// matvecmult
module matvecmult(
    CLK,
    RST,
    vector_x,
    vector_b,
    vector_y,
    Q,
    A,
    finish
);
==> flow/config.mk <==
export PLATFORM = sky130hd
export DESIGN_NAME = matvecmult
export DESIGN_NICKNAME = matvecmult
export VERILOG_FILES = /design/flow/design.v
export SDC_FILE = /design/flow/constraint.sdc
export NUM_CORES = 4
export LEC_CHECK = 0
export ABC_AREA = 0
export CAP_MARGIN = 30
export CELL_PAD_IN_SITES_DETAIL_PLACEMENT = 0
export CORE_MARGIN = 2
export CORE_UTILIZATION = 58
export CTS_CLUSTER_SIZE = 61
export GPL_ROUTABILITY_DRIVEN = 1
export HOLD_SLACK_MARGIN = 0.28
export MIN_ROUTING_LAYER = met1
export PLACE_DENSITY = 0.58
export SETUP_SLACK_MARGIN = -0.56
export SLEW_MARGIN = 20
export TNS_END_PERCENT = 5
==> flow/constraint.sdc <==
create_clock -name core_clock -period 5.71 [get_ports {CLK}]
set_input_delay 1.1420 -clock core_clock [delete_from_list [all_inputs] [get_ports {CLK}]]
set_output_delay 1.1420 -clock core_clock [all_outputs]
set_load 0.01 [all_outputs]
run.sh (not shown) runs the stock make flow with config.mk's settings and CLKGATE_MAP_FILE=.
The starting point ran to the end with violations: setup timing.
Then changed:
--- a/flow/config.mk
+++ b/flow/config.mk
@@ -13,8 +13,7 @@
 export CTS_CLUSTER_SIZE = 61
 export GPL_ROUTABILITY_DRIVEN = 1
-export HOLD_SLACK_MARGIN = 0.28
 export MIN_ROUTING_LAYER = met1
 export PLACE_DENSITY = 0.58
-export SETUP_SLACK_MARGIN = -0.56
+export SETUP_SLACK_MARGIN = 0.16
 export SLEW_MARGIN = 20
-export TNS_END_PERCENT = 5
+export TNS_END_PERCENT = 65
==> flow/constraint.sdc (replaced) <==
create_clock -name core_clock -period 11.2 [get_ports {CLK}]
set_input_delay 2.2400 -clock core_clock [delete_from_list [all_inputs] [get_ports {CLK}]]
set_output_delay 2.2400 -clock core_clock [all_outputs]
set_load 0.01 [all_outputs]
Result: The changed run passed the timing, DRC and antenna checks; worst setup slack improves by 4.2 ns; hold slack loses 0.030 ns; wire length drops by a quarter to a third; global-route usage shrinks by 11 points.
Then changed:
==> flow/config.mk (replaced) <==
export PLATFORM = sky130hd
export DESIGN_NAME = matvecmult
export DESIGN_NICKNAME = matvecmult
export VERILOG_FILES = /design/flow/design.v
export SDC_FILE = /design/flow/constraint.sdc
export NUM_CORES = 4
export LEC_CHECK = 0
export ABC_AREA = 1
export CAP_MARGIN = 30
export CELL_PAD_IN_SITES_DETAIL_PLACEMENT = 2
export CORE_ASPECT_RATIO = 1.29
export CORE_MARGIN = 2
export CORE_UTILIZATION = 30
export CTS_CLUSTER_SIZE = 61
export GPL_ROUTABILITY_DRIVEN = 0
export MAX_ROUTING_LAYER = met4
export MIN_ROUTING_LAYER = met2
export PLACE_DENSITY_LB_ADDON = 0.27
export SETUP_SLACK_MARGIN = 0.16
export SLEW_MARGIN = 20
export TNS_END_PERCENT = 65
Effect: The changed run died in global routing (5_1_grt) (GRT-0232). Synthesized cell count went up by well over a third. Area after synthesis went up by roughly a tenth. Die area went up by well over a third.
Then changed:
==> flow/config.mk (replaced) <==
export PLATFORM = sky130hd
export DESIGN_NAME = matvecmult
export DESIGN_NICKNAME = matvecmult
export VERILOG_FILES = /design/flow/design.v
export SDC_FILE = /design/flow/constraint.sdc
export NUM_CORES = 4
export LEC_CHECK = 0
export CAP_MARGIN = 20
export CORE_MARGIN = 2
export CORE_UTILIZATION = 57
export CTS_CLUSTER_SIZE = 90
export MAX_ROUTING_LAYER = met4
export SLEW_MARGIN = 20
==> flow/constraint.sdc (replaced) <==
create_clock -name core_clock -period 10.0 [get_ports {CLK}]
set_input_delay 2.0000 -clock core_clock [delete_from_list [all_inputs] [get_ports {CLK}]]
set_output_delay 2.0000 -clock core_clock [all_outputs]
set_load 0.01 [all_outputs]
With this change the flow reached the layout checks and failed them: setup timing.
Die area goes down by 51%.
Synthesized cell count goes down by 32%.
Synthesized area goes down by 8.8%.
Then changed:
--- a/flow/config.mk
+++ b/flow/config.mk
@@ -8,6 +8,4 @@
 export CAP_MARGIN = 20
 export CORE_MARGIN = 2
-export CORE_UTILIZATION = 57
-export CTS_CLUSTER_SIZE = 90
-export MAX_ROUTING_LAYER = met4
+export CORE_UTILIZATION = 62
 export SLEW_MARGIN = 20
==> flow/constraint.sdc (replaced) <==
create_clock -name core_clock -period 15.0 [get_ports {CLK}]
set_input_delay 3.0000 -clock core_clock [delete_from_list [all_inputs] [get_ports {CLK}]]
set_output_delay 3.0000 -clock core_clock [all_outputs]
set_load 0.01 [all_outputs]
This time the run completed without violations.
Setup slack gets better by 2.8 ns.
Die area drops by 7.9%.
First-iteration DRC count drops by 21%.
Count of clock-buffer cells in the layout climbs by 1.
Final area drops by 11%.
Sequential cell count stays the same.
Via count drops by 6.3%.
Wire length drops by 8.1%.
Then changed:
--- a/flow/config.mk
+++ b/flow/config.mk
@@ -8,4 +8,7 @@
 export CAP_MARGIN = 20
 export CORE_MARGIN = 2
-export CORE_UTILIZATION = 62
+export CORE_UTILIZATION = 57
+export CTS_CLUSTER_SIZE = 90
+export MAX_ROUTING_LAYER = met4
 export SLEW_MARGIN = 20
+export TNS_END_PERCENT = 5
==> flow/constraint.sdc (replaced) <==
create_clock -name core_clock -period 5.49 [get_ports {CLK}]
set_input_delay 1.0980 -clock core_clock [delete_from_list [all_inputs] [get_ports {CLK}]]
set_output_delay 1.0980 -clock core_clock [all_outputs]
set_load 0.01 [all_outputs]
Effect: The new run completed, yet does not pass: capacitance limit, slew limit, setup timing. Critical path depth stays the same. First-iteration DRC count went up by 43%. Wire length climbs by 26%. Hold slack improved by 0.016 ns. Synthesized area is unchanged. Final area grows by 18%. Non-clock buffer count increases by 285.

Starting RTL as in the previous note.
clock: 7.65 ns
lec_check: 0
abc_area: 1
cap_margin: 30
cell_pad_in_sites_detail_placement: 0
core_margin: 2
core_utilization: 65
cts_cluster_size: 61
gpl_routability_driven: 1
min_routing_layer: met1
setup_slack_margin: 0.16
slew_margin: 20
tns_end_percent: 65
The first run ended with an error in global routing with GRT-0116.
Rerun with:
- ABC_AREA: 1 -> 0
- CORE_UTILIZATION: 65 -> 57
- MAX_ROUTING_LAYER: default -> met4
- PLACE_DENSITY: default -> 0.54
- clock period: 7.65 -> 11.2 ns (I/O delays scaled with it)
=> With this change the flow completed without violations; area after synthesis shrinks by 8.8%; die size rose by 3.9%; synthesized cell count falls by 32%.

matvecmult again, from the RTL that the note above started with.
make LEC_CHECK=0 ABC_AREA=1 CAP_MARGIN=20 CORE_MARGIN=2 CORE_UTILIZATION=53 CTS_CLUSTER_DIAMETER=227 CTS_CLUSTER_SIZE=90 GPL_TIMING_DRIVEN=0 PLACE_DENSITY=0.37 SLEW_MARGIN=20 TNS_END_PERCENT=35 finish   # period 10.0 ns
The first run completed, yet does not pass: negative setup slack.
Change:
CORE_MARGIN = 9   (was 2)
CORE_UTILIZATION = 43   (was 53)
PLACE_DENSITY = 0.35   (was 0.37)
The changed run finished with negative setup slack left.
Area after synthesis is unchanged.
Final cell count came out higher by 3.1%.
Setup slack gets better by 0.040 ns.
Non-clock buffer count falls by 8.
Maximum frequency rose by 0.40%.
Wire length increases by about 7%.
Via count went down by 3.2%.
Change:
ABC_AREA = default   (was 1)
CORE_MARGIN = 2   (was 9)
CORE_UTILIZATION = 40   (was 43)
CTS_CLUSTER_DIAMETER = default   (was 227)
CTS_CLUSTER_SIZE = default   (was 90)
GPL_TIMING_DRIVEN = default   (was 0)
PLACE_DENSITY = default   (was 0.35)
TNS_END_PERCENT = default   (was 35)
With this change the flow finished with timing, DRC and antenna clean.
Critical path depth came out lower by 3.
Cell count decreases by about 20%.
Wire length is lower by about 0.9%.
Area after synthesis is lower by about 9%.
Design area is lower by 0.64%.
Change:
CORE_UTILIZATION = 58   (was 40)
CTS_CLUSTER_SIZE = 99   (was default)
clock period = 7.37 ns   (was 10.0 ns; I/O delays follow)
Effect: This time the run completed, yet does not pass: negative setup slack. Worst hold slack is better by 0.014 ns. Sequential share of layout area decreases by 0.43 points. Routed wire length increases by 24%. Count of clock-buffer cells in the layout decreases by 1. First-iteration DRC count increases by 110%. Final cell count decreases by 5.3%.
Change:
ABC_AREA = 1   (was default)
CTS_CLUSTER_DIAMETER = 399   (was default)
TNS_END_PERCENT = 10   (was default)
The new run finished but fails on negative setup slack; cell count rises by 34%; via count rises by 13%; global-route usage falls by 10 points; worst hold slack is worse by 0.012 ns; utilization falls by 5.5 points; non-clock buffer count rises by 17; maximum frequency rises by about 1.3%; routed wire length falls by 17%; synthesized area rises by about 10%.

v17:
matvecmult again, from the RTL that the note above started with.
==> flow/config.mk <==
export PLATFORM = sky130hd
export DESIGN_NAME = matvecmult
export DESIGN_NICKNAME = matvecmult
export VERILOG_FILES = /design/flow/design.v
export SDC_FILE = /design/flow/constraint.sdc
export NUM_CORES = 4
export LEC_CHECK = 0
export CAP_MARGIN = 0
export CELL_PAD_IN_SITES_GLOBAL_PLACEMENT = 3
export CORE_ASPECT_RATIO = 0.93
export CORE_MARGIN = 2
export CORE_UTILIZATION = 40
export CTS_CLUSTER_DIAMETER = 50
export CTS_CLUSTER_SIZE = 11
export GPL_TIMING_DRIVEN = 0
export MAX_ROUTING_LAYER = met4
export MIN_ROUTING_LAYER = met2
export PLACE_DENSITY_LB_ADDON = 0.1
export SLEW_MARGIN = 20
export TNS_END_PERCENT = 75
==> flow/constraint.sdc <==
create_clock -name core_clock -period 10.0 [get_ports {CLK}]
set_input_delay 2.0000 -clock core_clock [delete_from_list [all_inputs] [get_ports {CLK}]]
set_output_delay 2.0000 -clock core_clock [all_outputs]
set_load 0.01 [all_outputs]
v17: FLW-0024 in global placement -> run aborted
> inputs changed (v17 -> v18)
Settings: CORE_ASPECT_RATIO removed (was 0.93); GPL_TIMING_DRIVEN removed (was 0); MAX_ROUTING_LAYER removed (was met4); CORE_UTILIZATION changed from 40 to 52; PLACE_DENSITY_LB_ADDON removed (was 0.1); MIN_ROUTING_LAYER removed (was met2); CTS_CLUSTER_SIZE removed (was 11); TNS_END_PERCENT removed (was 75); CTS_CLUSTER_DIAMETER removed (was 50); CAP_MARGIN changed from 0 to 20; CELL_PAD_IN_SITES_GLOBAL_PLACEMENT removed (was 3); the clock period (ns, I/O delays scaled along) changed from 10.0 to 11.1.
--- outcome ---
The flow did not stop early for v18: all stages ran, and the layout cleared the timing, DRC and antenna checks.
As far as synthesized cell count goes, v17 and v18 are indistinguishable; the numbers are identical.
As far as synthesized area is concerned, v17 and v18 perform about the same.
Sort v18 and v17 by starting density of the core, ascending, and v17 comes first.
Diff v17 -> v18: die boundary height fell by about 9%, number of core rows fell by 7, chip area line of the yosys report stayed essentially flat, horizontal die dimension fell by 15%, die area fell by 23%.
Diff v18..v17 | XOR/XNOR share of the synthesized area | unchanged
Diff v17 -> v18: area fraction in compound gates stayed essentially flat; core outline area went down.
Input-level comparison between v4 and v18:
Settings: setting PLACE_DENSITY to 0.37 for the first time; setting ABC_AREA to 1 for the first time; setting CTS_CLUSTER_SIZE to 90 for the first time; setting CTS_CLUSTER_DIAMETER to 227 for the first time; setting TNS_END_PERCENT to 35 for the first time; setting GPL_TIMING_DRIVEN to 0 for the first time; changing the clock period (ns, I/O delays scaled along) from 11.1 to 10.0.
### Flow results
Final setup violation count in v4 is 14 higher than in v18. Comparing accumulated negative setup slack for v4 and v18, the smaller number came from v4. Measured against each other, v4 and v18 differ in adder-cell share of the synthesized area, the higher figure coming from v18. Between v4 and v18, via count of the routed design is higher for v4, v18 comes in under that. Setup slack was lower in v4 than in v18. Status v4: flow complete, layout not clean - negative setup slack.
[inputs] v59 vs v4
Settings: ABC_AREA no longer set, was 1; CAP_MARGIN now 15, was 20; CORE_UTILIZATION now 40, was 52; PLACE_DENSITY now 0.59, was 0.37; MAX_ROUTING_LAYER now met5, previously not set; TNS_END_PERCENT no longer set, was 35; CTS_CLUSTER_DIAMETER no longer set, was 227; CTS_CLUSTER_SIZE no longer set, was 90.
### Flow results
- v59: done, clean on timing, DRC and antenna
- v4 was routed with more vias than v59.
- After detailed routing, v4 needs less wire than v59.
- Sort v4 and v59 by met2 track utilization from global routing, ascending, and v59 comes first.
- Going from v4 to v59, cell count shrinks by about 20%.
- v59 against v4: number of buffers created by CTS essentially unchanged; global routing usage summed across all routing layers decreased 1.6 points.
- Summary of the comparison: share of the final layout cell area in sequential cells is higher in v59, relative to v4.
- v59 vs v4, global-route track usage on met3 went down by 2.7 points.

matvecmult again, from the RTL that the note above started with.
==> flow/config.mk <==
export PLATFORM = sky130hd
export DESIGN_NAME = matvecmult
export DESIGN_NICKNAME = matvecmult
export VERILOG_FILES = /design/flow/design.v
export SDC_FILE = /design/flow/constraint.sdc
export NUM_CORES = 4
export LEC_CHECK = 0
export CAP_MARGIN = 0
export CORE_MARGIN = 2
export CORE_UTILIZATION = 72
export CTS_CLUSTER_DIAMETER = 373
export CTS_CLUSTER_SIZE = 72
export PLACE_DENSITY_LB_ADDON = 0.11
export SETUP_SLACK_MARGIN = 0.93
export SLEW_MARGIN = 20
==> flow/constraint.sdc <==
create_clock -name core_clock -period 3.17 [get_ports {CLK}]
set_input_delay 0.6340 -clock core_clock [delete_from_list [all_inputs] [get_ports {CLK}]]
set_output_delay 0.6340 -clock core_clock [all_outputs]
set_load 0.01 [all_outputs]
The first run died in 3_3_place_gp with FLW-0024.
Edit:
- CAP_MARGIN: 0 -> 20
- CORE_UTILIZATION: 72 -> 40
- CTS_CLUSTER_DIAMETER: 373 -> not set
- CTS_CLUSTER_SIZE: 72 -> not set
- MAX_ROUTING_LAYER: not set -> met4
- PLACE_DENSITY: not set -> 0.59
- PLACE_DENSITY_LB_ADDON: 0.11 -> not set
- SETUP_SLACK_MARGIN: 0.93 -> not set
- clock period: 3.17 -> 10.0 ns (I/O delays scaled with it)
Effect:
- The new run went through all stages and came out clean
- area after synthesis is unchanged
- die size rises by 78%
- synthesized cell count is unchanged
Edit:
- CORE_UTILIZATION: 40 -> 10
- MAX_ROUTING_LAYER: met4 -> not set
- PLACE_DENSITY: 0.59 -> not set
- clock period: 10.0 -> 11.1 ns (I/O delays scaled with it)
Design area rose by about 2.2%.
Cell count rises by about 54%.
Sequential share of layout area decreases by 0.24 points.
Core utilization shrinks by 44 points.
Via count drops by about 1.6%.
Routed wire length goes up by about 40%.
First-iteration DRC count is lower by about 20%.
Worst setup slack is better by 0.20 ns.
Synthesized area is unchanged.

Starting RTL as in the previous note.
export LEC_CHECK = 0
export ABC_AREA = 1
export CAP_MARGIN = 30
export CELL_PAD_IN_SITES_DETAIL_PLACEMENT = 0
export CORE_ASPECT_RATIO = 1.76
export CORE_MARGIN = 2
export CORE_UTILIZATION = 43
export CTS_CLUSTER_DIAMETER = 247
export CTS_CLUSTER_SIZE = 48
export GPL_ROUTABILITY_DRIVEN = 1
export MIN_ROUTING_LAYER = met1
export PLACE_DENSITY_LB_ADDON = 0.29
export SETUP_SLACK_MARGIN = -1.12
export SLEW_MARGIN = 0
export TNS_END_PERCENT = 5
create_clock -name core_clock -period 11.2 [get_ports {CLK}]
Next try:
==> flow/config.mk (replaced) <==
export PLATFORM = sky130hd
export DESIGN_NAME = matvecmult
export DESIGN_NICKNAME = matvecmult
export VERILOG_FILES = /design/flow/design.v
export SDC_FILE = /design/flow/constraint.sdc
export NUM_CORES = 4
export LEC_CHECK = 0
export ABC_AREA = 0
export CAP_MARGIN = 30
export CELL_PAD_IN_SITES_DETAIL_PLACEMENT = 0
export CORE_MARGIN = 2
export CORE_UTILIZATION = 65
export CTS_CLUSTER_SIZE = 61
export GPL_ROUTABILITY_DRIVEN = 1
export MAX_ROUTING_LAYER = met4
export MIN_ROUTING_LAYER = met1
export PLACE_DENSITY = 0.58
export SETUP_SLACK_MARGIN = 1.22
export SLEW_MARGIN = 20
export TNS_END_PERCENT = 65
What happened: This time the run ended with an error in global routing. Area after synthesis falls by 8.8%. Die area came out lower by 39%. Synthesized cell count fell by 32%.
